==> job 9781: inputs <==
==> flow/design.v (excerpt) <==
module axi_timer_averager #(
    parameter integer DEFAULT_SAMPLES_SERIE = 2,
    parameter integer S_AXI_LITE_DATA_WIDTH = 32  ,
    parameter integer S_AXI_LITE_ADDR_WIDTH = 32
) (
    input  logic                                 CLK               ,
    input  logic                                 RESETN            ,
    input  logic [    S_AXI_LITE_ADDR_WIDTH-1:0] S_AXI_LITE_AWADDR ,
    input  logic [                          2:0] S_AXI_LITE_AWPROT ,
    input  logic                                 S_AXI_LITE_AWVALID,
    output logic                                 S_AXI_LITE_AWREADY,
    input  logic [    S_AXI_LITE_DATA_WIDTH-1:0] S_AXI_LITE_WDATA  ,
    input  logic [(S_AXI_LITE_DATA_WIDTH/8)-1:0] S_AXI_LITE_WSTRB  ,
    input  logic                                 S_AXI_LITE_WVALID ,
    output logic                                 S_AXI_LITE_WREADY ,
    output logic [                          1:0] S_AXI_LITE_BRESP  ,
    output logic                                 S_AXI_LITE_BVALID ,
    input  logic                                 S_AXI_LITE_BREADY ,
    input  logic [    S_AXI_LITE_ADDR_WIDTH-1:0] S_AXI_LITE_ARADDR ,
    input  logic [                          2:0] S_AXI_LITE_ARPROT ,
    input  logic                                 S_AXI_LITE_ARVALID,
    output logic                                 S_AXI_LITE_ARREADY,
    output logic [    S_AXI_LITE_DATA_WIDTH-1:0] S_AXI_LITE_RDATA  ,
    output logic [                          1:0] S_AXI_LITE_RRESP  ,
    output logic                                 S_AXI_LITE_RVALID ,
  ...
Settings: LEC_CHECK=0, CAP_MARGIN=20, CELL_PAD_IN_SITES_DETAIL_PLACEMENT=1, CELL_PAD_IN_SITES_GLOBAL_PLACEMENT=2, CORE_MARGIN=2, CORE_UTILIZATION=29, GPL_ROUTABILITY_DRIVEN=1, SLEW_MARGIN=20; clock period 9.27 ns.
run.sh (not shown) runs the stock make flow with config.mk's settings and CLKGATE_MAP_FILE=.
==> inputs of job 1810, as changes to job 9781 <==
--- a/flow/config.mk
+++ b/flow/config.mk
@@ -10,5 +10,5 @@
 export CELL_PAD_IN_SITES_GLOBAL_PLACEMENT = 2
 export CORE_MARGIN = 2
-export CORE_UTILIZATION = 29
+export CORE_UTILIZATION = 35
 export GPL_ROUTABILITY_DRIVEN = 1
 export SLEW_MARGIN = 20
==> flow/constraint.sdc (replaced) <==
create_clock -name core_clock -period 4.58 [get_ports {CLK}]
set_input_delay 0.9160 -clock core_clock [delete_from_list [all_inputs] [get_ports {CLK}]]
set_output_delay 0.9160 -clock core_clock [all_outputs]
set_load 0.01 [all_outputs]
==> inputs of job 294, as changes to job 9781 <==
==> flow/config.mk (replaced) <==
export PLATFORM = sky130hd
export DESIGN_NAME = axi_timer_averager
export DESIGN_NICKNAME = axi_timer_averager
export VERILOG_FILES = /design/flow/design.v
export SDC_FILE = /design/flow/constraint.sdc
export NUM_CORES = 4
export LEC_CHECK = 0
export CAP_MARGIN = 20
export CORE_MARGIN = 5
export CORE_UTILIZATION = 40
export CTS_CLUSTER_DIAMETER = 33
export CTS_CLUSTER_SIZE = 43
export GPL_TIMING_DRIVEN = 0
export MIN_ROUTING_LAYER = met2
export PLACE_DENSITY_LB_ADDON = 0.29
export SLEW_MARGIN = 25
==> flow/constraint.sdc (replaced) <==
create_clock -name core_clock -period 8.0 [get_ports {CLK}]
set_input_delay 1.6000 -clock core_clock [delete_from_list [all_inputs] [get_ports {CLK}]]
set_output_delay 1.6000 -clock core_clock [all_outputs]
set_load 0.01 [all_outputs]
==> qor summary <==
	job 9781	job 294	job 1810
Worst hold-check path type	flop to flop	-	flop to flop
Register fraction of the total cell area	0.261	-	0.257
Area of all placed cells without fillers	32300 µm²	-	32900 µm²
Effective utilization at floorplan	0.293	0.404	0.353
ANT nets after route	0	-	0
Switching pwr	0.996 mW	-	2.07 mW
Max stage delay on crit path	840 ps	-	580 ps
Iteration count of the initial detailed-routing pass	10	-	11
Rel. slew slack	0.245	-	0.156
Design internal power	3.18 mW	-	6.33 mW
Length of routed met2 wiring	75.3 mm	-	71.6 mm
Final core area utilization	0.334	-	0.409
Sequential cell count	421	-	421
# Max-Cap Violations	0	-	0
Clock buffer count from CTS	51	52	52
Number of clock-tree buffers in the layout	77	-	71
Final Hold Viols	0	-	0
Tally of buffers added on design ports	125	121	125
Post-DR wirelength/cell	36.2 µm	-	36.5 µm
Element type at the critical path start	primary input	-	flop
Critical Path AT	5370 ps	-	4410 ps
Run status	complete, no violations	did not finish	complete, no violations
Stage where the flow stopped	-	global routing	-
Hold Crit Endpoint	axi_timer_averager_functional_inst.avg_msmt_event	-	axi_timer_averager_functional_inst.avg_msmt_event
Largest voltage drop on the vdd net	145 µV	-	262 µV

* * *

==> inputs of run a <==
Starting RTL as in the previous note.
clock: 5.49 ns
lec_check: 0
cap_margin: 20
cell_pad_in_sites_detail_placement: 0
cell_pad_in_sites_global_placement: 2
core_margin: 2
core_utilization: 46
cts_cluster_size: 99
gpl_routability_driven: 1
slew_margin: 20
==> inputs of run b, as changes to run a <==
==> flow/config.mk (replaced) <==
export PLATFORM = sky130hd
export DESIGN_NAME = axi_timer_averager
export DESIGN_NICKNAME = axi_timer_averager
export VERILOG_FILES = /design/flow/design.v
export SDC_FILE = /design/flow/constraint.sdc
export NUM_CORES = 4
export LEC_CHECK = 0
export CAP_MARGIN = 20
export CORE_ASPECT_RATIO = 0.58
export CORE_MARGIN = 5
export CORE_UTILIZATION = 40
export CTS_CLUSTER_DIAMETER = 33
export CTS_CLUSTER_SIZE = 43
export GPL_TIMING_DRIVEN = 0
export MIN_ROUTING_LAYER = met2
export PLACE_DENSITY_LB_ADDON = 0.22
export SLEW_MARGIN = 25
==> flow/constraint.sdc (replaced) <==
create_clock -name core_clock -period 8.0 [get_ports {CLK}]
set_input_delay 1.6000 -clock core_clock [delete_from_list [all_inputs] [get_ports {CLK}]]
set_output_delay 1.6000 -clock core_clock [all_outputs]
set_load 0.01 [all_outputs]
==> inputs of run c, as changes to run a <==
--- a/flow/config.mk
+++ b/flow/config.mk
@@ -8,8 +8,13 @@
 export CAP_MARGIN = 20
 export CELL_PAD_IN_SITES_DETAIL_PLACEMENT = 0
-export CELL_PAD_IN_SITES_GLOBAL_PLACEMENT = 2
-export CORE_MARGIN = 2
-export CORE_UTILIZATION = 46
-export CTS_CLUSTER_SIZE = 99
+export CELL_PAD_IN_SITES_GLOBAL_PLACEMENT = 0
+export CORE_MARGIN = 6
+export CORE_UTILIZATION = 72
+export CTS_CLUSTER_DIAMETER = 256
 export GPL_ROUTABILITY_DRIVEN = 1
+export GPL_TIMING_DRIVEN = 1
+export MAX_ROUTING_LAYER = met5
+export PLACE_DENSITY_LB_ADDON = 0.27
+export SETUP_SLACK_MARGIN = 0.64
 export SLEW_MARGIN = 20
+export TNS_END_PERCENT = 5
==> flow/constraint.sdc (replaced) <==
create_clock -name core_clock -period 2.94 [get_ports {CLK}]
set_input_delay 0.5880 -clock core_clock [delete_from_list [all_inputs] [get_ports {CLK}]]
set_output_delay 0.5880 -clock core_clock [all_outputs]
set_load 0.01 [all_outputs]
==> inputs of run d, as changes to run a <==
--- a/flow/config.mk
+++ b/flow/config.mk
@@ -7,9 +7,8 @@
 export LEC_CHECK = 0
 export CAP_MARGIN = 20
-export CELL_PAD_IN_SITES_DETAIL_PLACEMENT = 0
+export CELL_PAD_IN_SITES_DETAIL_PLACEMENT = 1
 export CELL_PAD_IN_SITES_GLOBAL_PLACEMENT = 2
 export CORE_MARGIN = 2
-export CORE_UTILIZATION = 46
-export CTS_CLUSTER_SIZE = 99
+export CORE_UTILIZATION = 40
 export GPL_ROUTABILITY_DRIVEN = 1
 export SLEW_MARGIN = 20
==> flow/constraint.sdc (replaced) <==
create_clock -name core_clock -period 3.79 [get_ports {CLK}]
set_input_delay 0.7580 -clock core_clock [delete_from_list [all_inputs] [get_ports {CLK}]]
set_output_delay 0.7580 -clock core_clock [all_outputs]
set_load 0.01 [all_outputs]
==> results <==
- Run a completed without violations. Run d passed the timing, design-rule and antenna checks. Run c died in global routing. Run b never finished: it broke off in global routing, error GRT-0116.
- Clock power: run d is higher than run a (about 50%).
- Between run a and run d, the lower worst setup slack is in run d (gap 1.1 ns).
- Against run d, the cell area of run a is lower by about 3.7%.
- Against run d, the count of clock-buffer cells in the layout of run a is lower by 2.
- Between run a and run d, the lower worst hold slack is in run d (gap 0.0047 ns).
- Between run a and run d, the lower first-iteration DRC count is in run d (gap 15%, measured against run d).
Power and IR drop assume default switching activity.
